### design/flow/constraint.sdc
create_clock -name core_clock -period 15.1 [get_ports {clk}]
set_input_delay 3.0200 -clock core_clock [delete_from_list [all_inputs] [get_ports {clk}]]
set_output_delay 3.0200 -clock core_clock [all_outputs]
set_load 0.01 [all_outputs]
### design/flow/config.mk
export PLATFORM = sky130hd
export DESIGN_NAME = cpu_system
export DESIGN_NICKNAME = cpu_system
export VERILOG_FILES = /design/flow/design.v
export SDC_FILE = /design/flow/constraint.sdc
export NUM_CORES = 4
export LEC_CHECK = 0
export ABC_AREA = 1
export CAP_MARGIN = 20
export CELL_PAD_IN_SITES_DETAIL_PLACEMENT = 1
export CELL_PAD_IN_SITES_GLOBAL_PLACEMENT = 1
export CORE_MARGIN = 2
export CORE_UTILIZATION = 46
export CTS_CLUSTER_SIZE = 34
export GPL_ROUTABILITY_DRIVEN = 1
export GPL_TIMING_DRIVEN = 0
export MAX_ROUTING_LAYER = met4
export MIN_ROUTING_LAYER = met1
export PLACE_DENSITY = 0.61
export SLEW_MARGIN = 20
export TNS_END_PERCENT = 30
### design/flow/run.sh
#!/bin/bash
# the make line also repeats each setting of config.mk as NAME=value (left out here)
make -C /OpenROAD-flow-scripts/flow DESIGN_CONFIG=/design/flow/config.mk WORK_HOME=/design/flow/orfs CLKGATE_MAP_FILE= finish
### design/flow/design.v
`timescale 1ns/100ps
module ALU (OPERAND1, OPERAND2, ALU_OP, ALU_RESULT, COMPARATOR);
    input [7:0] OPERAND1, OPERAND2;              
    input [2:0] ALU_OP;                          
    output reg [7:0] ALU_RESULT;                 
    output wire COMPARATOR;                      
    wire [7:0] TEMP_FWD, TEMP_ADD, TEMP_AND, TEMP_OR;  
    assign TEMP_FWD = OPERAND2;  
    assign TEMP_ADD = OPERAND1 + OPERAND2;  
    assign TEMP_AND = OPERAND1 & OPERAND2;  
    assign TEMP_OR =  OPERAND1 | OPERAND2;  
    always @ (*) 
    begin
        case (ALU_OP)
            3'b000: begin ALU_RESULT = TEMP_FWD; end
            3'b001: begin ALU_RESULT = TEMP_ADD; end
            3'b010: begin ALU_RESULT = TEMP_OR; end
            3'b011: begin ALU_RESULT = TEMP_AND; end
            default ALU_RESULT = 8'b0;
        endcase
    end
    assign COMPARATOR = ~(ALU_RESULT[0] | ALU_RESULT[1] | ALU_RESULT[2] | ALU_RESULT[3] | ALU_RESULT[4] | ALU_RESULT[5] |ALU_RESULT[6] | ALU_RESULT[7]);
endmodule
`timescale 1ns/100ps
module REG_file(REGWRITE, REGOUT1, REGOUT2, WRITEREG, READREG1, READREG2, WRITEENABLE, CLK, RESET);
input CLK, RESET, WRITEENABLE;                               
input [7:0] REGWRITE;                                        
input [2:0] WRITEREG, READREG1, READREG2;                    
output wire [7:0] REGOUT1, REGOUT2;                          
integer i;                                                   
reg [7:0] register_array [0:7];
always @ (posedge CLK) begin
    if(RESET) begin
        for(i=0; i<8; i=i+1) begin
            register_array[i] <= 8'd0;
        end
    end
    else if(WRITEENABLE) begin
        register_array[WRITEREG] <= REGWRITE;
    end
end   
assign REGOUT1 =  register_array[READREG1];
assign REGOUT2 =  register_array[READREG2];
endmodule
`timescale 1ns/100ps
module Control_unit(
    INSTRCT_ARRAY, newPC, PC, 
    IM_INPUT, PC_offset, 
    READREG1, READREG2, WRITEREG, ALU_OP, SHIFT_AMOUNT, 
    WRITEENABLE,  ImMUX_SELECT, InvtMUX_SELECT, jump_SELECT, BEQ_SELECT, BNE_SELECT, SELECT_32x1, 
    READENABLE_CACHE, WRITEENABLE_CACHE, CACHE_BUSYWAIT, RegFileInMUX_SEL, INSTRUCT_CACHE_BUSYWAIT, 
    CLK, RESET
);
input CLK, RESET, CACHE_BUSYWAIT, INSTRUCT_CACHE_BUSYWAIT;         
input [31:0] INSTRCT_ARRAY, newPC;                                 
output reg [31:0] PC;            
output reg [2:0]  ALU_OP;        
output reg [2:0] SELECT_32x1;    
output reg ImMUX_SELECT, InvtMUX_SELECT, jump_SELECT, BEQ_SELECT, BNE_SELECT, RegFileInMUX_SEL; 
output wire READENABLE_CACHE, WRITEENABLE_CACHE;   
output wire [2:0] READREG1, READREG2, WRITEREG, SHIFT_AMOUNT;
output wire  [7:0] IM_INPUT, PC_offset;   
output wire WRITEENABLE;                 
reg REG_WRITE, MEM_READ, MEM_WRITE;      
always @ (posedge CLK) begin
  if(RESET) begin
    PC <= 32'd0;
  end
  else if(!(CACHE_BUSYWAIT | INSTRUCT_CACHE_BUSYWAIT)) begin
    PC <= newPC;
  end
end
assign WRITEREG = INSTRCT_ARRAY[18:16];      
assign READREG1 = INSTRCT_ARRAY[10:8];       
assign READREG2 = INSTRCT_ARRAY[2:0];        
assign IM_INPUT = INSTRCT_ARRAY[7:0];        
assign PC_offset = INSTRCT_ARRAY[23:16];     
assign SHIFT_AMOUNT = INSTRCT_ARRAY[2:0];    
assign READENABLE_CACHE = MEM_READ & !INSTRUCT_CACHE_BUSYWAIT;
assign WRITEENABLE_CACHE = MEM_WRITE & !INSTRUCT_CACHE_BUSYWAIT;
assign WRITEENABLE = REG_WRITE & !(CACHE_BUSYWAIT | INSTRUCT_CACHE_BUSYWAIT);
always @ (*) begin
  ALU_OP = 3'b111;
  BNE_SELECT = 1'b0;
  BEQ_SELECT = 1'b0;
  jump_SELECT = 1'b0;
  InvtMUX_SELECT = 1'b0;
  ImMUX_SELECT = 1'b0;
  SELECT_32x1 = 3'b000;
  MEM_READ = 1'b0;
  MEM_WRITE = 1'b0;
  RegFileInMUX_SEL = 1'b0;
  REG_WRITE = 1'b0;
  case(INSTRCT_ARRAY[28:24])
    5'b00000: begin ALU_OP = 3'b000; REG_WRITE = 1'b1; end                                   
    5'b00001: begin ALU_OP = 3'b000; ImMUX_SELECT = 1'b1; REG_WRITE = 1'b1; end              
    5'b00010: begin ALU_OP = 3'b001; REG_WRITE = 1'b1; end                                   
    5'b00011: begin ALU_OP = 3'b001; InvtMUX_SELECT = 1'b1; REG_WRITE = 1'b1; end            
    5'b00100: begin ALU_OP = 3'b010; REG_WRITE = 1'b1; end                                   
    5'b00101: begin ALU_OP = 3'b011; REG_WRITE = 1'b1; end                                   
    5'b00110: begin jump_SELECT = 1'b1; end                                                  
    5'b00111: begin ALU_OP = 3'b001; BEQ_SELECT = 1'b1; InvtMUX_SELECT = 1'b1; end           
    5'b01000: begin ALU_OP = 3'b001; BNE_SELECT = 1'b1; InvtMUX_SELECT = 1'b1; end           
    5'b01001: begin SELECT_32x1 = 3'b001; REG_WRITE = 1'b1; end                              
    5'b01010: begin SELECT_32x1 = 3'b010; REG_WRITE = 1'b1; end                              
    5'b01011: begin SELECT_32x1 = 3'b011; REG_WRITE = 1'b1; end                              
    5'b01100: begin SELECT_32x1 = 3'b100; REG_WRITE = 1'b1; end                              
    5'b01101: begin ALU_OP = 3'b000; ImMUX_SELECT = 1'b1; MEM_READ = 1'b1; RegFileInMUX_SEL = 1'b1; REG_WRITE = 1'b1; end   
    5'b01110: begin ALU_OP = 3'b000; MEM_READ = 1'b1; RegFileInMUX_SEL = 1'b1; REG_WRITE = 1'b1; end                        
    5'b01111: begin ALU_OP = 3'b000; ImMUX_SELECT = 1'b1; MEM_WRITE = 1'b1; RegFileInMUX_SEL = 1'b1; end                    
    5'b10000: begin ALU_OP = 3'b000; MEM_WRITE = 1'b1; RegFileInMUX_SEL = 1'b1; end                                         
    default ;                                                                                
  endcase
end
endmodule
`timescale 1ns/100ps
module Inverter(INPUT, COMPLIMENT);
  input [7:0] INPUT;               
  output reg [7:0] COMPLIMENT;     
  always @ (*) begin
    COMPLIMENT = ~INPUT + 8'b00000001;
  end
endmodule
module Inverter_MUX(INPUT, INVRTD_INPUT, OUTPUT, InvtMUX_SELECT);
  input [7:0] INPUT, INVRTD_INPUT;         
  input InvtMUX_SELECT;                    
  output reg [7:0] OUTPUT;                 
  always @ (*) begin 
    if(InvtMUX_SELECT) begin OUTPUT = INVRTD_INPUT; end
    else begin OUTPUT = INPUT; end
  end
endmodule
module Immediate_MUX(IM_INPUT, INPUT, OUTPUT, ImMUX_SELECT);
  input [7:0] IM_INPUT, INPUT;           
  input ImMUX_SELECT;                    
  output reg [7:0] OUTPUT;               
  always @ (*) begin
    if(ImMUX_SELECT) begin OUTPUT = IM_INPUT; end
    else begin OUTPUT = INPUT; end
  end
endmodule
module PC_incrementer(PC, updatedPC);
  input [31:0] PC;
  output reg [31:0] updatedPC;    
  always @ (*) begin
    updatedPC = PC + 32'd4;
  end
endmodule
module PC_updater(updatedPC, PC_offset, offsettedPC);
  input [31:0] updatedPC;            
  input [7:0] PC_offset;             
  output reg [31:0] offsettedPC;     
  always @ (*) begin
    offsettedPC = updatedPC + {{24{PC_offset[7]}}, PC_offset, 2'b00};
  end
endmodule
module PC_MUX(updatedPC, offsettedPC, PC_SELECT, newPC);
  input [31:0] updatedPC, offsettedPC;         
  input PC_SELECT;                             
  output reg [31:0] newPC;                     
  always @ (*) begin
    if(PC_SELECT) begin
      newPC = offsettedPC;
    end
    else begin newPC = updatedPC; end
  end
endmodule
module SELECT_32x8_MUX(ALU_RESULT, LSL_SHIFTER_OUT, LSR_SHIFTER_OUT, ASR_SHIFTER_OUT, ROR_SHIFTER_OUT, SELECT_32x1, SELECT_32x1_MUXOUT);
  input [7:0] ALU_RESULT, LSL_SHIFTER_OUT, LSR_SHIFTER_OUT, ASR_SHIFTER_OUT, ROR_SHIFTER_OUT;    
  input [2:0] SELECT_32x1;                   
  output reg [7:0] SELECT_32x1_MUXOUT;       
  always @ (*) begin
    if(SELECT_32x1 == 3'b000) begin SELECT_32x1_MUXOUT = ALU_RESULT; end
    else if(SELECT_32x1 == 3'b001) begin SELECT_32x1_MUXOUT = LSL_SHIFTER_OUT; end
    else if(SELECT_32x1 == 3'b010) begin SELECT_32x1_MUXOUT = LSR_SHIFTER_OUT; end
    else if(SELECT_32x1 == 3'b011) begin SELECT_32x1_MUXOUT = ASR_SHIFTER_OUT; end
    else if(SELECT_32x1 == 3'b100) begin SELECT_32x1_MUXOUT = ROR_SHIFTER_OUT; end
    else begin SELECT_32x1_MUXOUT = ALU_RESULT; end
  end
endmodule
module REGIN_MUX(SELECT_32x1_MUXOUT, DataMem_READDATA, RegFileInMUX_SEL, REGWRITE_FINAL);
  input [7:0] SELECT_32x1_MUXOUT, DataMem_READDATA;    
  input RegFileInMUX_SEL;                              
  output reg [7:0] REGWRITE_FINAL;                     
  always @ (*) begin
    if(RegFileInMUX_SEL) begin
      REGWRITE_FINAL = DataMem_READDATA;
    end
    else begin
      REGWRITE_FINAL = SELECT_32x1_MUXOUT;
    end
  end
endmodule
`timescale 1ns/100ps
module MUX_2x1 (INPUT1, INPUT2, OUTPUT, SELECT );
    input INPUT1, INPUT2, SELECT;
    output wire OUTPUT;
    assign OUTPUT = (SELECT) ? INPUT1 : INPUT2;
endmodule
module barrelShifter_LSL( INPUT, SHIFTED_OUTPUT, SHIFT_AMOUNT);        
  input  [7:0] INPUT;                    
  output  [7:0] SHIFTED_OUTPUT;          
  input [2:0] SHIFT_AMOUNT;              
  wire [7:0] INTERIM_1,INTERIM_2;        
  MUX_2x1 MUX_C0R0 (1'b0,  INPUT[0], INTERIM_1[0], SHIFT_AMOUNT[0]); 
  MUX_2x1 MUX_C0R1 (INPUT[0], INPUT[1], INTERIM_1[1], SHIFT_AMOUNT[0]); 
  MUX_2x1 MUX_C0R2 (INPUT[1], INPUT[2], INTERIM_1[2], SHIFT_AMOUNT[0]); 
  MUX_2x1 MUX_C0R3 (INPUT[2], INPUT[3], INTERIM_1[3], SHIFT_AMOUNT[0]); 
  MUX_2x1 MUX_C0R4 (INPUT[3], INPUT[4], INTERIM_1[4], SHIFT_AMOUNT[0]); 
  MUX_2x1 MUX_C0R5 (INPUT[4], INPUT[5], INTERIM_1[5], SHIFT_AMOUNT[0]); 
  MUX_2x1 MUX_C0R6 (INPUT[5], INPUT[6], INTERIM_1[6], SHIFT_AMOUNT[0]); 
  MUX_2x1 MUX_C0R7 (INPUT[6], INPUT[7], INTERIM_1[7], SHIFT_AMOUNT[0]); 
  MUX_2x1 MUX_C1R0 (1'b0  , INTERIM_1[0], INTERIM_2[0], SHIFT_AMOUNT[1]); 
  MUX_2x1 MUX_C1R1 (1'b0  , INTERIM_1[1], INTERIM_2[1], SHIFT_AMOUNT[1]); 
  MUX_2x1 MUX_C1R2 (INTERIM_1[0], INTERIM_1[2], INTERIM_2[2], SHIFT_AMOUNT[1]); 
  MUX_2x1 MUX_C1R3 (INTERIM_1[1], INTERIM_1[3], INTERIM_2[3], SHIFT_AMOUNT[1]); 
  MUX_2x1 MUX_C1R4 (INTERIM_1[2], INTERIM_1[4], INTERIM_2[4], SHIFT_AMOUNT[1]); 
  MUX_2x1 MUX_C1R5 (INTERIM_1[3], INTERIM_1[5], INTERIM_2[5], SHIFT_AMOUNT[1]); 
  MUX_2x1 MUX_C1R6 (INTERIM_1[4], INTERIM_1[6], INTERIM_2[6], SHIFT_AMOUNT[1]); 
  MUX_2x1 MUX_C1R7 (INTERIM_1[5], INTERIM_1[7], INTERIM_2[7], SHIFT_AMOUNT[1]); 
  MUX_2x1 MUX_C2R0 (1'b0  , INTERIM_2[0], SHIFTED_OUTPUT[0], SHIFT_AMOUNT[2]); 
  MUX_2x1 MUX_C2R1 (1'b0  , INTERIM_2[1], SHIFTED_OUTPUT[1], SHIFT_AMOUNT[2]); 
  MUX_2x1 MUX_C2R2 (1'b0  , INTERIM_2[2], SHIFTED_OUTPUT[2], SHIFT_AMOUNT[2]); 
  MUX_2x1 MUX_C2R3 (1'b0  , INTERIM_2[3], SHIFTED_OUTPUT[3], SHIFT_AMOUNT[2]); 
  MUX_2x1 MUX_C2R4 (INTERIM_2[0], INTERIM_2[4], SHIFTED_OUTPUT[4], SHIFT_AMOUNT[2]); 
  MUX_2x1 MUX_C2R5 (INTERIM_2[1], INTERIM_2[5], SHIFTED_OUTPUT[5], SHIFT_AMOUNT[2]); 
  MUX_2x1 MUX_C2R6 (INTERIM_2[2], INTERIM_2[6], SHIFTED_OUTPUT[6], SHIFT_AMOUNT[2]); 
  MUX_2x1 MUX_C2R7 (INTERIM_2[3], INTERIM_2[7], SHIFTED_OUTPUT[7], SHIFT_AMOUNT[2]); 
endmodule
module barrelShifter_LSR( INPUT, SHIFTED_OUTPUT, SHIFT_AMOUNT);        
  input  [7:0] INPUT;                    
  output  [7:0] SHIFTED_OUTPUT;          
  input [2:0] SHIFT_AMOUNT;              
  wire [7:0] INTERIM_1,INTERIM_2;        
  MUX_2x1 MUX_C0R0 (1'b0,  INPUT[7], INTERIM_1[0], SHIFT_AMOUNT[0]); 
  MUX_2x1 MUX_C0R1 (INPUT[7], INPUT[6], INTERIM_1[1], SHIFT_AMOUNT[0]); 
  MUX_2x1 MUX_C0R2 (INPUT[6], INPUT[5], INTERIM_1[2], SHIFT_AMOUNT[0]); 
  MUX_2x1 MUX_C0R3 (INPUT[5], INPUT[4], INTERIM_1[3], SHIFT_AMOUNT[0]); 
  MUX_2x1 MUX_C0R4 (INPUT[4], INPUT[3], INTERIM_1[4], SHIFT_AMOUNT[0]); 
  MUX_2x1 MUX_C0R5 (INPUT[3], INPUT[2], INTERIM_1[5], SHIFT_AMOUNT[0]); 
  MUX_2x1 MUX_C0R6 (INPUT[2], INPUT[1], INTERIM_1[6], SHIFT_AMOUNT[0]); 
  MUX_2x1 MUX_C0R7 (INPUT[1], INPUT[0], INTERIM_1[7], SHIFT_AMOUNT[0]); 
  MUX_2x1 MUX_C1R0 (1'b0  , INTERIM_1[0], INTERIM_2[0], SHIFT_AMOUNT[1]); 
  MUX_2x1 MUX_C1R1 (1'b0  , INTERIM_1[1], INTERIM_2[1], SHIFT_AMOUNT[1]); 
  MUX_2x1 MUX_C1R2 (INTERIM_1[0], INTERIM_1[2], INTERIM_2[2], SHIFT_AMOUNT[1]); 
  MUX_2x1 MUX_C1R3 (INTERIM_1[1], INTERIM_1[3], INTERIM_2[3], SHIFT_AMOUNT[1]); 
  MUX_2x1 MUX_C1R4 (INTERIM_1[2], INTERIM_1[4], INTERIM_2[4], SHIFT_AMOUNT[1]); 
  MUX_2x1 MUX_C1R5 (INTERIM_1[3], INTERIM_1[5], INTERIM_2[5], SHIFT_AMOUNT[1]); 
  MUX_2x1 MUX_C1R6 (INTERIM_1[4], INTERIM_1[6], INTERIM_2[6], SHIFT_AMOUNT[1]); 
  MUX_2x1 MUX_C1R7 (INTERIM_1[5], INTERIM_1[7], INTERIM_2[7], SHIFT_AMOUNT[1]); 
  MUX_2x1 MUX_C2R0 (1'b0  , INTERIM_2[0], SHIFTED_OUTPUT[7], SHIFT_AMOUNT[2]); 
  MUX_2x1 MUX_C2R1 (1'b0  , INTERIM_2[1], SHIFTED_OUTPUT[6], SHIFT_AMOUNT[2]); 
  MUX_2x1 MUX_C2R2 (1'b0  , INTERIM_2[2], SHIFTED_OUTPUT[5], SHIFT_AMOUNT[2]); 
  MUX_2x1 MUX_C2R3 (1'b0  , INTERIM_2[3], SHIFTED_OUTPUT[4], SHIFT_AMOUNT[2]); 
  MUX_2x1 MUX_C2R4 (INTERIM_2[0], INTERIM_2[4], SHIFTED_OUTPUT[3], SHIFT_AMOUNT[2]); 
  MUX_2x1 MUX_C2R5 (INTERIM_2[1], INTERIM_2[5], SHIFTED_OUTPUT[2], SHIFT_AMOUNT[2]); 
  MUX_2x1 MUX_C2R6 (INTERIM_2[2], INTERIM_2[6], SHIFTED_OUTPUT[1], SHIFT_AMOUNT[2]); 
  MUX_2x1 MUX_C2R7 (INTERIM_2[3], INTERIM_2[7], SHIFTED_OUTPUT[0], SHIFT_AMOUNT[2]); 
endmodule
module barrelShifter_ASR( INPUT, SHIFTED_OUTPUT, SHIFT_AMOUNT);        
  input  [7:0] INPUT;                    
  output  [7:0] SHIFTED_OUTPUT;          
  input [2:0] SHIFT_AMOUNT;              
  wire [7:0] INTERIM_1,INTERIM_2;        
  MUX_2x1 MUX_C0R0 (INPUT[7],  INPUT[7], INTERIM_1[0], SHIFT_AMOUNT[0]); 
  MUX_2x1 MUX_C0R1 (INPUT[7], INPUT[6], INTERIM_1[1], SHIFT_AMOUNT[0]); 
  MUX_2x1 MUX_C0R2 (INPUT[6], INPUT[5], INTERIM_1[2], SHIFT_AMOUNT[0]); 
  MUX_2x1 MUX_C0R3 (INPUT[5], INPUT[4], INTERIM_1[3], SHIFT_AMOUNT[0]); 
  MUX_2x1 MUX_C0R4 (INPUT[4], INPUT[3], INTERIM_1[4], SHIFT_AMOUNT[0]); 
  MUX_2x1 MUX_C0R5 (INPUT[3], INPUT[2], INTERIM_1[5], SHIFT_AMOUNT[0]); 
  MUX_2x1 MUX_C0R6 (INPUT[2], INPUT[1], INTERIM_1[6], SHIFT_AMOUNT[0]); 
  MUX_2x1 MUX_C0R7 (INPUT[1], INPUT[0], INTERIM_1[7], SHIFT_AMOUNT[0]); 
  MUX_2x1 MUX_C1R0 (INPUT[7], INTERIM_1[0], INTERIM_2[0], SHIFT_AMOUNT[1]); 
  MUX_2x1 MUX_C1R1 (INPUT[7], INTERIM_1[1], INTERIM_2[1], SHIFT_AMOUNT[1]); 
  MUX_2x1 MUX_C1R2 (INTERIM_1[0], INTERIM_1[2], INTERIM_2[2], SHIFT_AMOUNT[1]); 
  MUX_2x1 MUX_C1R3 (INTERIM_1[1], INTERIM_1[3], INTERIM_2[3], SHIFT_AMOUNT[1]); 
  MUX_2x1 MUX_C1R4 (INTERIM_1[2], INTERIM_1[4], INTERIM_2[4], SHIFT_AMOUNT[1]); 
  MUX_2x1 MUX_C1R5 (INTERIM_1[3], INTERIM_1[5], INTERIM_2[5], SHIFT_AMOUNT[1]); 
  MUX_2x1 MUX_C1R6 (INTERIM_1[4], INTERIM_1[6], INTERIM_2[6], SHIFT_AMOUNT[1]); 
  MUX_2x1 MUX_C1R7 (INTERIM_1[5], INTERIM_1[7], INTERIM_2[7], SHIFT_AMOUNT[1]); 
  MUX_2x1 MUX_C2R0 (INPUT[7], INTERIM_2[0], SHIFTED_OUTPUT[7], SHIFT_AMOUNT[2]); 
  MUX_2x1 MUX_C2R1 (INPUT[7], INTERIM_2[1], SHIFTED_OUTPUT[6], SHIFT_AMOUNT[2]); 
  MUX_2x1 MUX_C2R2 (INPUT[7], INTERIM_2[2], SHIFTED_OUTPUT[5], SHIFT_AMOUNT[2]); 
  MUX_2x1 MUX_C2R3 (INPUT[7], INTERIM_2[3], SHIFTED_OUTPUT[4], SHIFT_AMOUNT[2]); 
  MUX_2x1 MUX_C2R4 (INTERIM_2[0], INTERIM_2[4], SHIFTED_OUTPUT[3], SHIFT_AMOUNT[2]); 
  MUX_2x1 MUX_C2R5 (INTERIM_2[1], INTERIM_2[5], SHIFTED_OUTPUT[2], SHIFT_AMOUNT[2]); 
  MUX_2x1 MUX_C2R6 (INTERIM_2[2], INTERIM_2[6], SHIFTED_OUTPUT[1], SHIFT_AMOUNT[2]); 
  MUX_2x1 MUX_C2R7 (INTERIM_2[3], INTERIM_2[7], SHIFTED_OUTPUT[0], SHIFT_AMOUNT[2]); 
endmodule
`timescale 1ns/100ps
module Rotate_Right(INPUT, SHIFTED_OUTPUT, SHIFT_AMOUNT);
    input [7:0] INPUT;                   
    input [2:0] SHIFT_AMOUNT;            
    output reg [7:0] SHIFTED_OUTPUT;     
    always @ (*) begin
      case(SHIFT_AMOUNT)
        3'b000: begin SHIFTED_OUTPUT = INPUT; end
        3'b001: begin SHIFTED_OUTPUT = {INPUT[0], INPUT[7:1]}; end
        3'b010: begin SHIFTED_OUTPUT = {INPUT[1:0], INPUT[7:2]}; end
        3'b011: begin SHIFTED_OUTPUT = {INPUT[2:0], INPUT[7:3]}; end
        3'b100: begin SHIFTED_OUTPUT = {INPUT[3:0], INPUT[7:4]}; end
        3'b101: begin SHIFTED_OUTPUT = {INPUT[4:0], INPUT[7:5]}; end
        3'b110: begin SHIFTED_OUTPUT = {INPUT[5:0], INPUT[7:6]}; end
        3'b111: begin SHIFTED_OUTPUT = {INPUT[6:0], INPUT[7]}; end
      endcase
    end
endmodule
`timescale 1ns/100ps
module CPU(PC, INSTRCT_ARRAY, CLK, RESET, READENABLE_CACHE, WRITEENABLE_CACHE, ALU_RESULT, REGOUT1, CACHE_READDATA, CACHE_BUSYWAIT, INSTRUCT_CACHE_BUSYWAIT,
           RET_VALID, RF_WE, RF_WADDR, RF_WDATA);
    input [31:0] INSTRCT_ARRAY;                                          
    input CLK, RESET, CACHE_BUSYWAIT, INSTRUCT_CACHE_BUSYWAIT;           
    input [7:0] CACHE_READDATA;                                          
    output [31:0] PC;                    
    output wire READENABLE_CACHE, WRITEENABLE_CACHE;   
    output wire [7:0] ALU_RESULT, REGOUT1;             
    output wire RET_VALID, RF_WE;
    output wire [2:0] RF_WADDR;
    output wire [7:0] RF_WDATA;
    wire [7:0]   REGOUT2, OPERAND1, OPERAND2,   REGWRITE_FINAL;    
    wire [7:0] SHIFT_LSL, SHIFT_LSR, SHIFT_ASR, SHIFT_ROR, LSL_SHIFTER_OUT, LSR_SHIFTER_OUT, ASR_SHIFTER_OUT, ROR_SHIFTER_OUT;
    wire [7:0] COMPLIMENT, Inverter_MUX_OUT, IM_INPUT, PC_offset;
    wire [7:0] SELECT_32x1_MUXOUT;       
    wire [2:0] READREG1, READREG2, WRITEREG, ALU_OP, SHIFT_AMOUNT;
    wire [2:0] SELECT_32x1;                
    wire WRITEENABLE, bneAND_OUT, InvtMUX_SELECT, ImMUX_SELECT, PC_SELECT, COMPARATOR, beqAND_OUT, jump_SELECT, BEQ_SELECT, BNE_SELECT;
    wire RegFileInMUX_SEL;          
    wire [31:0] updatedPC, offsettedPC, newPC;     
    assign SHIFT_LSL = REGOUT1;   
    assign SHIFT_LSR = REGOUT1;   
    assign SHIFT_ASR = REGOUT1;   
    assign  SHIFT_ROR = REGOUT1;     
    PC_incrementer myPC_Incrementer(PC, updatedPC);
    PC_updater myPC_updater(updatedPC, PC_offset, offsettedPC);
    PC_MUX myPC_MUX(updatedPC, offsettedPC, PC_SELECT, newPC);
    Control_unit myControl_unit(
        INSTRCT_ARRAY, newPC, PC, 
        IM_INPUT, PC_offset, 
        READREG1, READREG2, WRITEREG, ALU_OP, SHIFT_AMOUNT, 
        WRITEENABLE,  ImMUX_SELECT, InvtMUX_SELECT, jump_SELECT, BEQ_SELECT, BNE_SELECT, SELECT_32x1, 
        READENABLE_CACHE, WRITEENABLE_CACHE, CACHE_BUSYWAIT, RegFileInMUX_SEL, INSTRUCT_CACHE_BUSYWAIT, 
        CLK, RESET );
    REG_file myREG_file(REGWRITE_FINAL, REGOUT1, REGOUT2, WRITEREG, READREG1, READREG2, WRITEENABLE, CLK, RESET);
    Inverter myInverter(REGOUT2, COMPLIMENT);
    Inverter_MUX myInverter_MUX(REGOUT2, COMPLIMENT, Inverter_MUX_OUT, InvtMUX_SELECT);
    Immediate_MUX myImmediate_MUX(IM_INPUT, Inverter_MUX_OUT, OPERAND2, ImMUX_SELECT); 
    barrelShifter_LSL myBarrelShifter_LSL(SHIFT_LSL, LSL_SHIFTER_OUT, SHIFT_AMOUNT);
    barrelShifter_LSR myBarrelShifter_LSR(SHIFT_LSR, LSR_SHIFTER_OUT, SHIFT_AMOUNT);
    barrelShifter_ASR myBarrelShifter_ASR(SHIFT_ASR, ASR_SHIFTER_OUT, SHIFT_AMOUNT);
    Rotate_Right myRotate_Right(SHIFT_ROR, ROR_SHIFTER_OUT, SHIFT_AMOUNT);
    ALU myALU(REGOUT1, OPERAND2, ALU_OP, ALU_RESULT, COMPARATOR);
    SELECT_32x8_MUX mySELECT_32x8_MUX(ALU_RESULT, LSL_SHIFTER_OUT, LSR_SHIFTER_OUT, ASR_SHIFTER_OUT, ROR_SHIFTER_OUT, SELECT_32x1, SELECT_32x1_MUXOUT);
    REGIN_MUX myREGIN_MUX(SELECT_32x1_MUXOUT, CACHE_READDATA, RegFileInMUX_SEL, REGWRITE_FINAL);
    and myAND_BEQ(beqAND_OUT, COMPARATOR, BEQ_SELECT);
    and myAND_BNE(bneAND_OUT, ~COMPARATOR, BNE_SELECT); 
    or myOR(PC_SELECT, beqAND_OUT, bneAND_OUT, jump_SELECT);
    assign RET_VALID = !(CACHE_BUSYWAIT | INSTRUCT_CACHE_BUSYWAIT);
    assign RF_WE = WRITEENABLE;
    assign RF_WADDR = WRITEREG;
    assign RF_WDATA = REGWRITE_FINAL;
endmodule
`timescale 1ns/100ps
module Cache_Controller(ADDRESS, CACHE_WRITEDATA, MEM_READDATA, MEM_BUSYWAIT, READENABLE_CACHE, WRITEENABLE_CACHE,
                        MEM_ADDRESS, MEM_WRITEDATA, READENABLE_MEM, WRITEENABLE_MEM, CACHE_BUSYWAIT, CACHE_READDATA,
                        CLK, RESET);
    input CLK, RESET;
    input READENABLE_CACHE, WRITEENABLE_CACHE, MEM_BUSYWAIT;
    input [7:0] CACHE_WRITEDATA, ADDRESS;
    input [31:0] MEM_READDATA;
    output wire CACHE_BUSYWAIT ; 
    output reg READENABLE_MEM, WRITEENABLE_MEM;
    output reg [7:0] CACHE_READDATA;
    output reg [31:0] MEM_WRITEDATA;
    output reg [5:0] MEM_ADDRESS;
    wire Cache_HIT;                      
    reg [31:0] Cache_table [7:0];        
    reg [2:0] Tag_array [7:0];           
    reg [7:0] ValidBit_array;            
    reg [7:0] DirtyBit_array;            
    wire [2:0] TAG;
    wire VALID, DIRTY;
    assign TAG = Tag_array[ADDRESS[4:2]];             
    assign VALID = ValidBit_array[ADDRESS[4:2]];      
    assign DIRTY = DirtyBit_array[ADDRESS[4:2]];      
    assign Cache_HIT = (TAG == ADDRESS[7:5] && VALID) ? 1'b1 : 1'b0;
    assign CACHE_BUSYWAIT = (READENABLE_CACHE || WRITEENABLE_CACHE) && !Cache_HIT;
    always @ (*) begin
        case(ADDRESS[1:0])
            2'b00: begin CACHE_READDATA = Cache_table[ADDRESS[4:2]][7:0]; end
            2'b01: begin CACHE_READDATA = Cache_table[ADDRESS[4:2]][15:8]; end
            2'b10: begin CACHE_READDATA = Cache_table[ADDRESS[4:2]][23:16]; end
            default: begin CACHE_READDATA = Cache_table[ADDRESS[4:2]][31:24]; end
        endcase
    end  
    parameter IDLE = 2'b00, MEM_READ = 2'b01, MEM_WRITEBACK = 2'b10;
    reg [1:0] state, next_state;
    always @ (*)
    begin
        case (state)
            IDLE:
                if((READENABLE_CACHE || WRITEENABLE_CACHE) && !DIRTY && !Cache_HIT)  
                    next_state = MEM_READ;
                else if((READENABLE_CACHE || WRITEENABLE_CACHE) && DIRTY && !Cache_HIT)
                    next_state = MEM_WRITEBACK;
                else
                    next_state = IDLE;
            MEM_READ:
                if (!MEM_BUSYWAIT)
                    next_state = IDLE;
                else  
                    next_state = MEM_READ;
            MEM_WRITEBACK:
                if(!MEM_BUSYWAIT)
                    next_state = MEM_READ;
                else
                    next_state = MEM_WRITEBACK;
            default:
                next_state = IDLE;
        endcase
    end
    always @ (*)
    begin
        case(state)
            MEM_READ: 
            begin
                READENABLE_MEM = 1'b1;                       
                WRITEENABLE_MEM = 1'b0;                      
                MEM_ADDRESS = ADDRESS[7:2];                  
                MEM_WRITEDATA = 32'd0;
            end
            MEM_WRITEBACK:
            begin
                READENABLE_MEM = 1'b0;                       
                WRITEENABLE_MEM = 1'b1;                      
                MEM_ADDRESS = {TAG, ADDRESS[4:2]};           
                MEM_WRITEDATA = Cache_table[ADDRESS[4:2]];   
            end
            default:
            begin
                READENABLE_MEM = 1'b0;                       
                WRITEENABLE_MEM = 1'b0;                      
                MEM_ADDRESS = 6'd0;
                MEM_WRITEDATA = 32'd0;
            end
        endcase
    end
    always @(posedge CLK)
    begin
        if(RESET) begin
            state <= IDLE;
            ValidBit_array <= 8'd0;
            DirtyBit_array <= 8'd0;
        end
        else begin
            state <= next_state;
            if(state == IDLE && Cache_HIT && WRITEENABLE_CACHE)
                DirtyBit_array[ADDRESS[4:2]] <= 1'b1;
            if(state == MEM_READ && !MEM_BUSYWAIT) begin
                DirtyBit_array[ADDRESS[4:2]] <= 1'b0;
                ValidBit_array[ADDRESS[4:2]] <= 1'b1;
            end
        end
    end
    always @(posedge CLK)
    begin
        if(!RESET) begin
            if(state == IDLE && Cache_HIT && WRITEENABLE_CACHE) begin
                case(ADDRESS[1:0])
                    2'b11: begin Cache_table[ADDRESS[4:2]][31:24] <= CACHE_WRITEDATA; end
                    2'b10: begin Cache_table[ADDRESS[4:2]][23:16] <= CACHE_WRITEDATA; end
                    2'b01: begin Cache_table[ADDRESS[4:2]][15:8] <= CACHE_WRITEDATA; end
                    default: begin Cache_table[ADDRESS[4:2]][7:0] <= CACHE_WRITEDATA; end
                endcase
            end
            if(state == MEM_READ && !MEM_BUSYWAIT) begin
                Cache_table[ADDRESS[4:2]] <= MEM_READDATA;
                Tag_array[ADDRESS[4:2]] <= ADDRESS[7:5];
            end
        end
    end
endmodule
`timescale 1ns/100ps
module Instruct_Cache_Controller(INSTRUCT_ADDRESS, INSTRUCT_MEM_BUSYWAIT, INSTRUCT_MEM_READDATA, INSTRUCT_CACHE_BUSYWAIT, INSTRUCT_MEM_READENABLE, INSTRUCTION, INSTRUCT_MEM_ADDRESS, CLK, RESET);
    input CLK, RESET;
    input INSTRUCT_MEM_BUSYWAIT; 
    input [9:0] INSTRUCT_ADDRESS;
    input [127:0] INSTRUCT_MEM_READDATA;
    output wire INSTRUCT_CACHE_BUSYWAIT;
    output reg INSTRUCT_MEM_READENABLE;
    output reg [31:0] INSTRUCTION;
    output reg [5:0] INSTRUCT_MEM_ADDRESS;
    wire Cache_HIT;                     
    reg [127:0] Cache_table [7:0];        
    reg [2:0] Tag_array [7:0];           
    reg [7:0] ValidBit_array;            
    wire [2:0] TAG;
    wire VALID;
    assign TAG = Tag_array[INSTRUCT_ADDRESS[6:4]];             
    assign VALID = ValidBit_array[INSTRUCT_ADDRESS[6:4]];      
    assign Cache_HIT = (TAG == INSTRUCT_ADDRESS[9:7] && VALID) ? 1'b1 : 1'b0;
    assign INSTRUCT_CACHE_BUSYWAIT = !Cache_HIT;
    always @ (*) begin
        case(INSTRUCT_ADDRESS[3:2])
            2'b00: begin INSTRUCTION = Cache_table[INSTRUCT_ADDRESS[6:4]][31:0]; end
            2'b01: begin INSTRUCTION = Cache_table[INSTRUCT_ADDRESS[6:4]][63:32]; end
            2'b10: begin INSTRUCTION = Cache_table[INSTRUCT_ADDRESS[6:4]][95:64]; end
            default: begin INSTRUCTION = Cache_table[INSTRUCT_ADDRESS[6:4]][127:96]; end
        endcase
    end  
    always @ (posedge CLK) begin
        if(RESET) begin
            ValidBit_array <= 8'd0;
            INSTRUCT_MEM_READENABLE <= 1'b0;
            INSTRUCT_MEM_ADDRESS <= 6'd0;
        end
        else if(INSTRUCT_MEM_READENABLE) begin
            if(!INSTRUCT_MEM_BUSYWAIT) begin
                ValidBit_array[INSTRUCT_ADDRESS[6:4]] <= 1'b1;                   
                INSTRUCT_MEM_READENABLE <= 1'b0;                                 
            end
        end
        else if(!Cache_HIT) begin
            INSTRUCT_MEM_READENABLE <= 1'b1;
            INSTRUCT_MEM_ADDRESS <= INSTRUCT_ADDRESS[9:4];
        end
    end
    always @ (posedge CLK) begin
        if(!RESET && INSTRUCT_MEM_READENABLE && !INSTRUCT_MEM_BUSYWAIT) begin
            Cache_table[INSTRUCT_ADDRESS[6:4]] <= INSTRUCT_MEM_READDATA;    
            Tag_array[INSTRUCT_ADDRESS[6:4]] <= INSTRUCT_ADDRESS[9:7];      
        end
    end
endmodule
`timescale 1ns/100ps
module cpu_system(
    input          clk,
    input          reset,
    output         imem_read,
    output [5:0]   imem_addr,
    input  [127:0] imem_rdata,
    input          imem_busywait,
    output         dmem_read,
    output         dmem_write,
    output [5:0]   dmem_addr,
    output [31:0]  dmem_wdata,
    input  [31:0]  dmem_rdata,
    input          dmem_busywait,
    output         ret_valid,
    output [31:0]  ret_pc,
    output         ret_rf_we,
    output [2:0]   ret_rf_waddr,
    output [7:0]   ret_rf_wdata
);
    wire [31:0] PC, INSTRUCTION;
    wire [7:0] ALU_RESULT, REGOUT1, CACHE_READDATA;
    wire READENABLE_CACHE, WRITEENABLE_CACHE, CACHE_BUSYWAIT, INSTRUCT_CACHE_BUSYWAIT;
    CPU myCPU(PC, INSTRUCTION, clk, reset, READENABLE_CACHE, WRITEENABLE_CACHE, ALU_RESULT, REGOUT1, CACHE_READDATA, CACHE_BUSYWAIT, INSTRUCT_CACHE_BUSYWAIT,
              ret_valid, ret_rf_we, ret_rf_waddr, ret_rf_wdata);
    Instruct_Cache_Controller myInstruct_Cache_Controller(PC[9:0], imem_busywait, imem_rdata, INSTRUCT_CACHE_BUSYWAIT, imem_read, INSTRUCTION, imem_addr, clk, reset);
    Cache_Controller myCache_Controller(ALU_RESULT, REGOUT1, dmem_rdata, dmem_busywait, READENABLE_CACHE, WRITEENABLE_CACHE,
                                        dmem_addr, dmem_wdata, dmem_read, dmem_write, CACHE_BUSYWAIT, CACHE_READDATA,
                                        clk, reset);
    assign ret_pc = PC;
endmodule
==> qor.yml, run 1 <==
wirelength_um: 195000
reg2regPathDepth: 32
die_w_um: 353
syn_area_sq_mm: 0.0561
layoutNonFillerInstCount: 7707
utilization_pct: 54.2
cpPeakStageDelay_ps: 700
clock_sinks: 1203
min_from: "myCache_Controller.ValidBit_array[2]"
nNetsFinal: 6197
syn_to_final_growth_pct: 17.4
pre_cts_ws_ps: 2720
hold_violations: 0
warnings: 83
logic_family: "simple AND/OR/NAND/NOR gates"
yosys_area_sq_mm: 0.0561
place_area_sq_mm: 0.0615
yosys.area_share.xor_xnor_pct: 0.859
simple_gate_share_pct: 19.7
die_h_um: 353
aoi_share_pct: 9.48
fin_skew_ps: 56.2
maxSlewHeadroom_pct: 20.3
clock_path_buffers: 3
tightest_slew_ps: 1190
vias_per_cell: 5.67
grt_pass1_vias: 44700
slowest_stage: "o21ai_1"
grt-ovfl-total: 0
wire_per_inst_um: 25.3
synth-edff-count: 1136
timing.critical_path.depth: 35
tritoncts.num_buffers: 132
ys_cells: 5468
critPathRequiredTime_ps: 12080
netlist_instances: 5468
clockRootBuffer: "clkbuf_16"
min_period_over_period_pct: 87.8
path_max_fanout: 11
synth_top_flop_cell: "edfxtp_1"
rsz0062_at_grt: "no"
min_to: "myCache_Controller.ValidBit_array[2]"
final_cell_area_sq_mm: 0.0658
grt_start_max_net_pins: 24
cp_num_buf_inv: 11
cp-start-kind: "register"
fa_ha_area_share_pct: 1.50
dieArea_sq_mm: 0.125
postRouteAntennaNets: 0
ys_seq_elements: 1203
clock.fmax_mhz: 75.5
finalCriticalPeriod_ps: 13250
synth_warnings: 14
cts_hold_buf: 0
cts_tree: "yes"
synth.avg_cell_area_sq_um: 10.3
criticalPathCategory: "register to output pin"
drtPass1Iterations: 6
synth.distinct_cells: 68
fin_ws_ps: 1850
finalMaxSlewViolations: 0
num_rows: 128
top_cell: "nand2_1"
htreeDepth: 4
dp_hpwl_um: 139000
ys_seq_share_pct: 63.2
setup_viol: 0
dp.cells: 7456
status: "timing/DRC/antenna clean"
muxShareOfSynthArea_pct: 0
r2r-end: "myCache_Controller.Cache_table[5][20]"
async_reset_ff_share_pct: 0
drv_cap: 0
cts.repair.resized: 0
post_cts_buffers: 0
hp-class: "register to register"
top_cells_by_count: "1,516 x nand2_1, 1,136 x edfxtp_1, 543 x nor2_1"
grt_pass1_wl_um: 289000
vias: 43700
top_cells_by_area: "edfxtp_1 61%, nand2_1 10%, nor2_1 3.6%, o21ai_0 3.3%, nand3_1 2.9%"
place.gp.congestion: 0.915
arrival_ps: 10230
fin_hold_ws_ps: 451
worst_path_most_repeated_cell: "nand2_1"
top_cell_area_share_pct: 60.9
io_buffers: 220
cp-end-kind: "output pin"
largest_area_cell: "edfxtp_1"
ios: 256
antenna_found_initial: 11
tns_ps: 0
worstSkewPairLatency_ps: 800
reg2reg_slack_ps: 5530
first_iter_violations: 3555
setup.worst_path.end: "ret_rf_we"
drc_errors: 0
critical-path-top-delay-family: "buffers and inverters"
hold_depth: 2
grt_use_total_pct: 32.0
clk_pin_slew_ps: 60
core_area_sq_mm: 0.121
initCoreUtil_pct: 46.2
## per-layer routing
layer | vias up | routed length (um) | GRT usage, %
met3 | 386 | 11600 | 4.74
met5 | - | 0 | -
met1 | 22000 | 83200 | 41.6
li1 | 20000 | - | -
met2 | 1356 | 93300 | 51.4
met4 | 0 | 6700 | 11.4
## cell type report
class                   count  area (sq um)
multi-input cells        3627         17800
fillers                 13400         55600
inverters                 337          1270
clock buffers             175          3600
flip-flops and latches   1203         35500
repair buffers            364          3340
plain buffers             302          1670
clock inverters            66           641
well taps                1625          2030
diodes                      8          20.0
==> inputs of run 2 (changes only) <==
- ABC_AREA: 1 -> not set
- CELL_PAD_IN_SITES_DETAIL_PLACEMENT: 1 -> 2
- CELL_PAD_IN_SITES_GLOBAL_PLACEMENT: 1 -> not set
- CORE_UTILIZATION: 46 -> 72
- CTS_CLUSTER_SIZE: 34 -> not set
- GPL_ROUTABILITY_DRIVEN: 1 -> 0
- MAX_ROUTING_LAYER: met4 -> not set
- MIN_ROUTING_LAYER: met1 -> met2
- PLACE_DENSITY: 0.61 -> not set
- TNS_END_PERCENT: 30 -> 75
- clock period: 15.1 -> 9.0 ns (I/O delays scaled with it)
==> run 2 against run 1 <==
Effect of this change:
- the flow now stops in 3_5_place_dp
- die size shrank 38%
- area after synthesis down 4.3%
- synthesized cell count is 34% lower
==> qor.yml, run 2 <==
synth.distinct_cells: 117
stop_error: "Error: detail_place.tcl, 38 bad optional access"
dieArea_sq_mm: 0.0767
ys_seq_share_pct: 66.1
ys_seq_elements: 1203
yosys.area_share.xor_xnor_pct: 1.16
die_w_um: 277
async_reset_ff_share_pct: 0
fa_ha_area_share_pct: 1.59
yosys_area_sq_mm: 0.0536
die_h_um: 277
logic_family: "multiplexers"
ios: 256
syn_area_sq_mm: 0.0536
largest_area_cell: "edfxtp_1"
synth_top_flop_cell: "edfxtp_1"
num_rows: 100
initCoreUtil_pct: 72.4
status: "aborted with a tool error"
ys_cells: 3587
aoi_share_pct: 7.51
synth.avg_cell_area_sq_um: 15.0
muxShareOfSynthArea_pct: 12.4
top_cell_area_share_pct: 63.6
simple_gate_share_pct: 8.80
stop_stage: "3_5_place_dp"
synth-edff-count: 1136
core_area_sq_mm: 0.0741
io_buffers: 221
top_cells_by_area: "edfxtp_1 64%, mux4_2 7.9%, mux2i_1 3.6%, nand2_1 3.1%, dfxtp_1 2.5%"
synth_warnings: 14
top_cell: "edfxtp_1"
top_cells_by_count: "1,136 x edfxtp_1, 449 x nand2_1, 193 x mux2i_1"
netlist_instances: 3587
run 2: through the flow:
| step | cells | setup WS (ps) | hold WS, ps | cell area, sq um |
|---|---|---|---|---|
| 3_3_place_gp | 4778 | -3760 | 443 | 57100 |
| 2_1_floorplan | 3588 | 486 | 429 | 53700 |
==> inputs of run 3 (changes only) <==
- ABC_AREA: not set -> 1
- CAP_MARGIN: 20 -> 30
- CELL_PAD_IN_SITES_GLOBAL_PLACEMENT: not set -> 3
- CORE_ASPECT_RATIO: not set -> 1.27
- CORE_UTILIZATION: 72 -> 68
- CTS_CLUSTER_SIZE: not set -> 41
- GPL_TIMING_DRIVEN: 0 -> 1
- HOLD_SLACK_MARGIN: not set -> 0.18
- PLACE_DENSITY_LB_ADDON: not set -> 0.16
- SETUP_SLACK_MARGIN: not set -> -0.32
- SLEW_MARGIN: 20 -> 35
- TNS_END_PERCENT: 75 -> 25
- clock period: 9.0 -> 5.6 ns (I/O delays scaled with it)
==> run 3 against run 2 <==
Effect of this change:
- the run fails in 3_1_place_gp_skip_io
- area after synthesis up 4.5%
- synthesized cell count up 52%
- die size up 11%
==> qor.yml, run 3 <==
status: "aborted with a tool error"
stop_stage: "3_1_place_gp_skip_io"
stop_error: "[ERROR FLW-0024] Place density exceeds 1.0 (current PLACE_DENSITY_LB_ADDON =  0.16). Please check if the value of  PLACE_DENSITY_LB_ADDON is between 0 and 0.99."
async_reset_ff_share_pct: 0
syn_area_sq_mm: 0.0561
aoi_share_pct: 9.48
ys_seq_share_pct: 63.2
core_area_sq_mm: 0.0816
initCoreUtil_pct: 68.7
synth.avg_cell_area_sq_um: 10.3
logic_family: "simple AND/OR/NAND/NOR gates"
muxShareOfSynthArea_pct: 0
simple_gate_share_pct: 19.7
top_cells_by_count: "1,516 x nand2_1, 1,136 x edfxtp_1, 543 x nor2_1"
fa_ha_area_share_pct: 1.50
top_cell_area_share_pct: 60.9
ys_seq_elements: 1203
yosys.area_share.xor_xnor_pct: 0.859
netlist_instances: 5468
top_cell: "nand2_1"
top_cells_by_area: "edfxtp_1 61%, nand2_1 10%, nor2_1 3.6%, o21ai_0 3.3%, nand3_1 2.9%"
dieArea_sq_mm: 0.0848
synth.distinct_cells: 68
synth_warnings: 14
ys_cells: 5468
largest_area_cell: "edfxtp_1"
num_rows: 118
die_h_um: 328
die_w_um: 259
synth-edff-count: 1136
yosys_area_sq_mm: 0.0561
synth_top_flop_cell: "edfxtp_1"
==> inputs of run 4 (changes only) <==
- CAP_MARGIN: 30 -> 10
- CELL_PAD_IN_SITES_DETAIL_PLACEMENT: 2 -> not set
- CELL_PAD_IN_SITES_GLOBAL_PLACEMENT: 3 -> not set
- CORE_ASPECT_RATIO: 1.27 -> not set
- CTS_CLUSTER_SIZE: 41 -> not set
- GPL_ROUTABILITY_DRIVEN: 0 -> not set
- GPL_TIMING_DRIVEN: 1 -> 0
- HOLD_SLACK_MARGIN: 0.18 -> not set
- MIN_ROUTING_LAYER: met2 -> not set
- SETUP_SLACK_MARGIN: -0.32 -> not set
- SLEW_MARGIN: 35 -> 10
==> run 4 against run 3 <==
Effect of this change:
- now fails the layout checks on negative setup slack
- area after synthesis unchanged
- die size about the same
- synthesized cell count unchanged
==> qor.yml, run 4 <==
status: "complete, but fails checks"
so_faults: "negative setup slack"
vias: 48600
synth_warnings: 14
top_cell: "nand2_1"
num_rows: 105
die_w_um: 291
tightest_slew_ps: 1370
arrival_ps: 6800
top_cells_by_count: "1,516 x nand2_1, 1,136 x edfxtp_1, 543 x nor2_1"
hp-class: "register to register"
tritoncts.num_buffers: 116
worstSkewPairLatency_ps: 750
slowest_stage: "dfxtp_4"
critical-path-top-delay-family: "buffers and inverters"
wire_per_inst_um: 27.3
clk_pin_slew_ps: 60
clockRootBuffer: "clkbuf_16"
drtPass1Iterations: 9
path_max_fanout: 10
reg2reg_slack_ps: -1610
ios: 256
cp-start-kind: "register"
fin_ws_ps: -2320
setup_viol: 507
grt_use_total_pct: 42.3
drc_errors: 0
clock_path_buffers: 3
largest_area_cell: "edfxtp_1"
syn_to_final_growth_pct: 23.0
logic_family: "simple AND/OR/NAND/NOR gates"
antenna_found_initial: 11
htreeDepth: 3
fin_skew_ps: 65.3
nNetsFinal: 6273
grt-ovfl-total: 0
cpPeakStageDelay_ps: 430
synth.distinct_cells: 68
dp_hpwl_um: 118000
cts_tree: "yes"
grt_pass1_wl_um: 270000
clock_sinks: 1203
first_iter_violations: 8789
critPathRequiredTime_ps: 4480
netlist_instances: 5468
postRouteAntennaNets: 0
fa_ha_area_share_pct: 1.50
synth_top_flop_cell: "edfxtp_1"
criticalPathCategory: "register to output pin"
core_area_sq_mm: 0.0818
aoi_share_pct: 9.48
io_buffers: 220
cp-end-kind: "output pin"
setup.worst_path.end: "ret_rf_wdata[7]"
grt_start_max_net_pins: 24
warnings: 84
rsz0062_at_grt: "yes"
async_reset_ff_share_pct: 0
synth-edff-count: 1136
die_h_um: 291
yosys_area_sq_mm: 0.0561
dieArea_sq_mm: 0.0848
finalCriticalPeriod_ps: 7920
min_period_over_period_pct: 141
syn_area_sq_mm: 0.0561
top_cells_by_area: "edfxtp_1 61%, nand2_1 10%, nor2_1 3.6%, o21ai_0 3.3%, nand3_1 2.9%"
muxShareOfSynthArea_pct: 0
yosys.area_share.xor_xnor_pct: 0.859
ys_seq_share_pct: 63.2
grt_pass1_vias: 44800
r2r-end: "myCache_Controller.Cache_table[3][5]"
place.gp.congestion: 0.996
vias_per_cell: 6.73
finalMaxSlewViolations: 0
worst_path_most_repeated_cell: "nand2_1"
ys_seq_elements: 1203
maxSlewHeadroom_pct: 8.99
synth.avg_cell_area_sq_um: 10.3
drv_cap: 0
initCoreUtil_pct: 68.5
hold_violations: 0
top_cell_area_share_pct: 60.9
hold_depth: 2
dp.cells: 6835
timing.critical_path.depth: 40
simple_gate_share_pct: 19.7
fillerInstances: 4196
ys_cells: 5468
layoutNonFillerInstCount: 7226
reg2regPathDepth: 38
pre_cts_ws_ps: -4390
wirelength_um: 197000
clock.fmax_mhz: 126
cp_num_buf_inv: 14
## run 4: per-stage QoR
| stage | hold slack [ps] | cell area, sq um | utilization, % | TNS (ps) |
|---|---|---|---|---|
| global placement | 433 | 59600 | 72.9 | -6988390 |
| finish | 451 | 69000 | 84.3 | -614870 |
| CTS | 447 | 66700 | 81.5 | -461450 |
| global route | 469 | 69000 | 84.2 | -747100 |
| floorplan | 422 | 56100 | - | -1110500 |
| detailed placement | 437 | 60800 | 74.3 | -1600840 |
## run 4: layer usage
layer / vias to the layer above / global-route usage [%] / wire [um]
li1: 20200 / - / -
met1: 22600 / 54.7 / 63500
met2: 4708 / 65.8 / 87700
met3: 1171 / 10.4 / 31100
met4: 4 / 23.9 / 14800
met5: - / 0 / 54
## run 4: layout make-up
class	count	area, sq um	area share [%]
plain buffers	300	2770	4.02
clock inverters	79	773	1.12
repair buffers	457	4780	6.93
inverters	337	1350	1.96
diodes	13	32.5	0.0472
flip-flops and latches	1203	35500	51.4
repair inverters	1	11.3	0.0163
multi-input cells	3627	19400	28.1
clock buffers	139	3050	4.43
well taps	1070	1340	1.94
## run 4: what timing repair did
action | CTS | global route
setup buffers | 73 | 75
resized | 628 | 469
pin swaps | 77 | 125
endpoints found under the setup margin | 631 | 515
cloned | 0 | 15
hold buffers | 0 | 0
==> inputs of run 5 (changes only) <==
- CELL_PAD_IN_SITES_DETAIL_PLACEMENT: not set -> 2
- CORE_ASPECT_RATIO: not set -> 0.87
- GPL_ROUTABILITY_DRIVEN: not set -> 0
- GPL_TIMING_DRIVEN: 0 -> 1
- HOLD_SLACK_MARGIN: not set -> 0.18
- MIN_ROUTING_LAYER: not set -> met2
==> run 5 against run 4 <==
Effect of this change:
- synthesized cell count did not move
- area after synthesis did not move
- the run now fails in 3_5_place_dp
- die size barely moved
==> qor.yml, run 5 <==
status: "aborted with a tool error"
stop_stage: "3_5_place_dp"
stop_error: "[ERROR DPL-0033] detailed placement checks failed during check placement."
synth.distinct_cells: 68
ys_seq_elements: 1203
top_cell_area_share_pct: 60.9
aoi_share_pct: 9.48
syn_area_sq_mm: 0.0561
io_buffers: 221
yosys.area_share.xor_xnor_pct: 0.859
synth.avg_cell_area_sq_um: 10.3
top_cells_by_count: "1,516 x nand2_1, 1,136 x edfxtp_1, 543 x nor2_1"
initCoreUtil_pct: 68.4
die_h_um: 272
ios: 256
simple_gate_share_pct: 19.7
ys_cells: 5468
largest_area_cell: "edfxtp_1"
synth_top_flop_cell: "edfxtp_1"
top_cells_by_area: "edfxtp_1 61%, nand2_1 10%, nor2_1 3.6%, o21ai_0 3.3%, nand3_1 2.9%"
muxShareOfSynthArea_pct: 0
top_cell: "nand2_1"
synth_warnings: 14
logic_family: "simple AND/OR/NAND/NOR gates"
netlist_instances: 5468
core_area_sq_mm: 0.0819
fa_ha_area_share_pct: 1.50
synth-edff-count: 1136
yosys_area_sq_mm: 0.0561
dieArea_sq_mm: 0.0848
num_rows: 98
ys_seq_share_pct: 63.2
async_reset_ff_share_pct: 0
die_w_um: 312
-- run 5: metrics by stage --
| stage | hold WS [ps] | setup TNS [ps] |
|---|---|---|
| 3_3_place_gp | 434 | -125870 |
| 2_1_floorplan | 422 | -1110500 |
==> inputs of run 6 (changes only) <==
- ABC_AREA: 1 -> not set
- CAP_MARGIN: 10 -> 5
- CELL_PAD_IN_SITES_DETAIL_PLACEMENT: 2 -> 0
- CORE_ASPECT_RATIO: 0.87 -> not set
- CORE_UTILIZATION: 68 -> 52
- CTS_CLUSTER_DIAMETER: not set -> 377
- GPL_ROUTABILITY_DRIVEN: 0 -> not set
- GPL_TIMING_DRIVEN: 1 -> not set
- HOLD_SLACK_MARGIN: 0.18 -> not set
- MAX_ROUTING_LAYER: not set -> met4
- MIN_ROUTING_LAYER: met2 -> met1
- PLACE_DENSITY: not set -> 0.77
- PLACE_DENSITY_LB_ADDON: 0.16 -> not set
- SETUP_SLACK_MARGIN: not set -> 1.25
- SLEW_MARGIN: 10 -> 20
- TNS_END_PERCENT: 25 -> 20
- clock period: 5.6 -> 14.3 ns (I/O delays scaled with it)
==> run 6 against run 5 <==
Effect of this change:
- the run now finishes clean
- synthesized cell count shrank 34%
- die size grew 25%
- area after synthesis shrank 4.3%
==> qor.yml, run 6 <==
initCoreUtil_pct: 52.6
layoutNonFillerInstCount: 5310
dp.cells: 5072
fillerInstances: 7492
synth_warnings: 14
regArea_sq_mm: 0.0355
drv_cap: 0
timing.rr.start: "myCPU.myControl_unit.PC[2]"
wire_per_inst_um: 26.0
ys_seq_share_pct: 66.1
worst_path_most_repeated_cell: "mux2i_1"
syn_to_final_growth_pct: 14.2
vias: 33300
cp-end-kind: "output pin"
clock_sinks: 1203
vias_per_cell: 6.26
tightest_slew_ps: 1210
clock_path_buffers: 3
hp-class: "register to register"
cts_hold_buf: 0
grt_use_total_pct: 26.6
maxSlewHeadroom_pct: 19.2
first_iter_violations: 4616
critPathRequiredTime_ps: 11440
cp_num_buf_inv: 7
wirelength_um: 138000
criticalPathCategory: "register to output pin"
logic_area_sq_mm: 0.0170
io_buffers: 221
crit_start: "myCPU.myControl_unit.PC[2]"
setup_viol: 0
setup.worst_path.end: "ret_rf_wdata[6]"
core_area_sq_mm: 0.102
nNetsFinal: 4056
simple_gate_share_pct: 8.80
finalCriticalPeriod_ps: 12810
grt-ovfl-total: 0
min_from: "myCache_Controller.ValidBit_array[3]"
die_h_um: 325
drc_errors: 0
tns_ps: 0
clockRootBuffer: "clkbuf_16"
timing.critical_path.depth: 30
worstSkewPairLatency_ps: 730
cts_tree: "yes"
synth-edff-count: 1136
reg2regPathDepth: 32
synth.distinct_cells: 117
top_cells_by_count: "1,136 x edfxtp_1, 449 x nand2_1, 193 x mux2i_1"
hold_violations: 0
ys_seq_elements: 1203
largest_area_cell: "edfxtp_1"
yosys.area_share.xor_xnor_pct: 1.16
hold_depth: 2
rsz0062_at_grt: "yes"
num_rows: 117
min_period_over_period_pct: 89.6
htreeDepth: 3
ios: 256
place.gp.congestion: 0.947
arrival_ps: 9950
synth.avg_cell_area_sq_um: 15.0
ys_cells: 3587
critical-path-top-delay-family: "AND-OR/OR-AND gates"
top_cell_area_share_pct: 63.6
slowest_stage: "a32oi_4"
cp-start-kind: "register"
postRouteAntennaNets: 0
min_to: "myCache_Controller.ValidBit_array[3]"
logic_family: "multiplexers"
synth_top_flop_cell: "edfxtp_1"
muxShareOfSynthArea_pct: 12.4
netlist_instances: 3587
fin_skew_ps: 63.7
fa_ha_area_share_pct: 1.59
grt_start_max_net_pins: 84
top_cell: "edfxtp_1"
clk_pin_slew_ps: 60
status: "timing/DRC/antenna clean"
cpPeakStageDelay_ps: 870
path_max_fanout: 23
tritoncts.num_buffers: 117
grt_pass1_wl_um: 206000
finalMaxSlewViolations: 0
drtPass1Iterations: 6
die_w_um: 325
yosys_area_sq_mm: 0.0536
async_reset_ff_share_pct: 0
syn_area_sq_mm: 0.0536
clock.fmax_mhz: 78.1
dp_hpwl_um: 85300
top_cells_by_area: "edfxtp_1 64%, mux4_2 7.9%, mux2i_1 3.6%, nand2_1 3.1%, dfxtp_1 2.5%"
reg2reg_slack_ps: 3930
aoi_share_pct: 7.51
dieArea_sq_mm: 0.106
grt_pass1_vias: 32900
r2r-end: "myCPU.myREG_file.register_array[4][0]"
warnings: 82
antenna_found_initial: 14
## run 6: layer usage
layer	global-route usage, %	share of wire [%]	wire (um)	vias to the layer above
li1	-	-	-	14600
met1	33.7	38	52200	16500
met2	42.5	49	67000	1821
met3	5.44	10	13800	309
met4	9.83	3.6	5030	0
met5	-	0	0	-
## run 6: area by class of cell
type / instances / area share (%)
timing repair buffer: 319 / 4.87
inverter: 67 / 0.417
clock inverter: 66 / 1.02
multi-input combinational: 2118 / 27.8
sequential: 1203 / 57.9
antenna: 18 / 0.0735
tap: 1368 / 2.79
clock buffer: 151 / 5.11
## run 6: timing repair
item                                    in CTS  in global routing
pin swaps                                    0                  3
endpoints found under the setup margin       3                 10
resized                                      1                  6
setup buffers                                0                  3
## run 6: per-stage QoR
stage / setup slack, ps / hold slack [ps] / cell area, sq um / utilization, %
final: 1490 / 465 / 61300 / 60.0
after CTS: 1450 / 470 / 61200 / 59.9
after global routing: 1030 / 491 / 61200 / 60.0
after global placement: 2120 / 441 / 57400 / 56.3
after detailed placement: 1970 / 454 / 57400 / 56.3
after floorplan: 3610 / 429 / 53600 / -
==> inputs of run 7 (changes only) <==
- CAP_MARGIN: 5 -> 20
- CELL_PAD_IN_SITES_DETAIL_PLACEMENT: 0 -> not set
- CORE_UTILIZATION: 52 -> 17
- CTS_CLUSTER_DIAMETER: 377 -> not set
- MAX_ROUTING_LAYER: met4 -> not set
- MIN_ROUTING_LAYER: met1 -> not set
- PLACE_DENSITY: 0.77 -> not set
- SETUP_SLACK_MARGIN: 1.25 -> not set
- TNS_END_PERCENT: 20 -> not set
- clock period: 14.3 -> 9.72 ns (I/O delays scaled with it)
==> run 7 against run 6 <==
Effect of this change:
- still clean on timing, DRC and antenna
- sequential cell count stayed put
- final cell count is 58% higher
- critical path depth up 5
- hold slack better by 2.5 ps
- via count increased by 3.5%
- global-route usage shrank 17 points
- core utilization shrank 38 points
- routed wire length is 20% higher
- die size grew to 3.0 times the previous value
==> qor.yml, run 7 <==
dp.cells: 8071
tns_ps: 0
drc_errors: 0
fillerInstances: 33000
timing.critical_path.depth: 35
die_h_um: 566
top_cells_by_area: "edfxtp_1 64%, mux4_2 7.9%, mux2i_1 3.6%, nand2_1 3.1%, dfxtp_1 2.5%"
status: "timing/DRC/antenna clean"
grt_pass1_vias: 33900
die_w_um: 566
wirelength_um: 166000
clk_pin_slew_ps: 70
rsz0062_at_grt: "yes"
dr_wl_met2_um: 75100
regArea_sq_mm: 0.0355
met3_wirelength_um: 15600
postRouteAntennaNets: 0
cp-start-kind: "register"
min_to: "myCache_Controller.ValidBit_array[1]"
cp_num_buf_inv: 12
synth.avg_cell_area_sq_um: 15.0
synth-edff-count: 1136
place.gp.congestion: 0.860
warnings: 82
logic_family: "multiplexers"
grt_start_max_net_pins: 100
cpPeakStageDelay_ps: 490
clock_sinks: 1203
ys_cells: 3587
yosys_area_sq_mm: 0.0536
criticalPathCategory: "register to output pin"
num_rows: 206
critical-path-top-delay-family: "AND-OR/OR-AND gates"
ys_seq_share_pct: 66.1
ys_seq_elements: 1203
reg2reg_slack_ps: 1150
setup.worst_path.end: "ret_rf_wdata[0]"
async_reset_ff_share_pct: 0
aoi_share_pct: 7.51
path_max_fanout: 5
met1_length_um: 70400
initCoreUtil_pct: 17.1
finalCriticalPeriod_ps: 9640
drv_cap: 0
simple_gate_share_pct: 8.80
worst_path_most_repeated_cell: "buf_8"
wire_per_inst_um: 19.8
synth_top_flop_cell: "edfxtp_1"
arrival_ps: 7700
logic_area_sq_mm: 0.0174
top_cell: "edfxtp_1"
top_layer: "met5"
pre_cts_ws_ps: -1.72
cts_tree: "yes"
min_period_over_period_pct: 99.2
place_area_sq_mm: 0.0626
critPathRequiredTime_ps: 7780
vias: 34400
grt-ovfl-total: 0
muxShareOfSynthArea_pct: 12.4
core_area_sq_mm: 0.314
nNetsFinal: 4334
grt_pass1_wl_um: 237000
clockRootBuffer: "clkbuf_16"
finalMaxSlewViolations: 0
reg2regPathDepth: 27
ios: 256
antenna_found_initial: 60
min_from: "myCache_Controller.ValidBit_array[1]"
io_buffers: 221
clock.fmax_mhz: 104
worstSkewPairLatency_ps: 790
yosys.area_share.xor_xnor_pct: 1.16
synth.distinct_cells: 117
top_cell_area_share_pct: 63.6
hold_depth: 2
vias_per_cell: 4.11
hp-class: "register to register"
largest_area_cell: "edfxtp_1"
layoutNonFillerInstCount: 8373
top_cells_by_count: "1,136 x edfxtp_1, 449 x nand2_1, 193 x mux2i_1"
dieArea_sq_mm: 0.320
slowest_stage: "mux4_2"
r2r-end: "myCPU.myControl_unit.PC[31]"
hold_violations: 0
fin_ws_ps: 79.6
syn_to_final_growth_pct: 26.7
fin_skew_ps: 117
drtPass1Iterations: 7
htreeDepth: 3
final_cell_area_sq_mm: 0.0680
first_iter_violations: 3984
tritoncts.num_buffers: 117
synth_warnings: 14
syn_area_sq_mm: 0.0536
tightest_slew_ps: 1120
fa_ha_area_share_pct: 1.59
grt_use_total_pct: 9.98
clock_path_buffers: 3
netlist_instances: 3587
maxSlewHeadroom_pct: 25.2
setup_viol: 0
dp_hpwl_um: 109000
cp-end-kind: "output pin"
## run 7: cell type report
class	count	area share, %
inverters	67	0.379
repair buffers	597	8.32
clock buffers	143	4.47
multi-input cells	2118	25.6
diodes	8	0.0295
flip-flops and latches	1203	52.2
clock inverters	77	1.33
well taps	4160	7.66
## run 7: timing repair
action | CTS | global route
pin swaps | 27 | 45
setup buffers | 53 | 18
gates resized | 82 | 93
hold buffers | 0 | 0
setup endpoints to repair | 36 | 40
gates cloned | 5 | 1
## run 7: routing by layer
| metal | vias up | track usage [%] |
|---|---|---|
| li1 | 15100 | - |
| met1 | 17400 | 13.4 |
| met2 | 1531 | 15.8 |
| met3 | 332 | 2.71 |
| met4 | 46 | 2.67 |
| met5 | - | 0 |
## run 7: stage by stage
| step | util (%) | hold slack [ps] |
|---|---|---|
| 6_report | 21.6 | 467 |
| 3_3_place_gp | 19.9 | 447 |
| 3_5_place_dp | 19.9 | 456 |
| 5_1_grt | 21.6 | 506 |
| 4_1_cts | 21.5 | 473 |
| 2_1_floorplan | - | 429 |
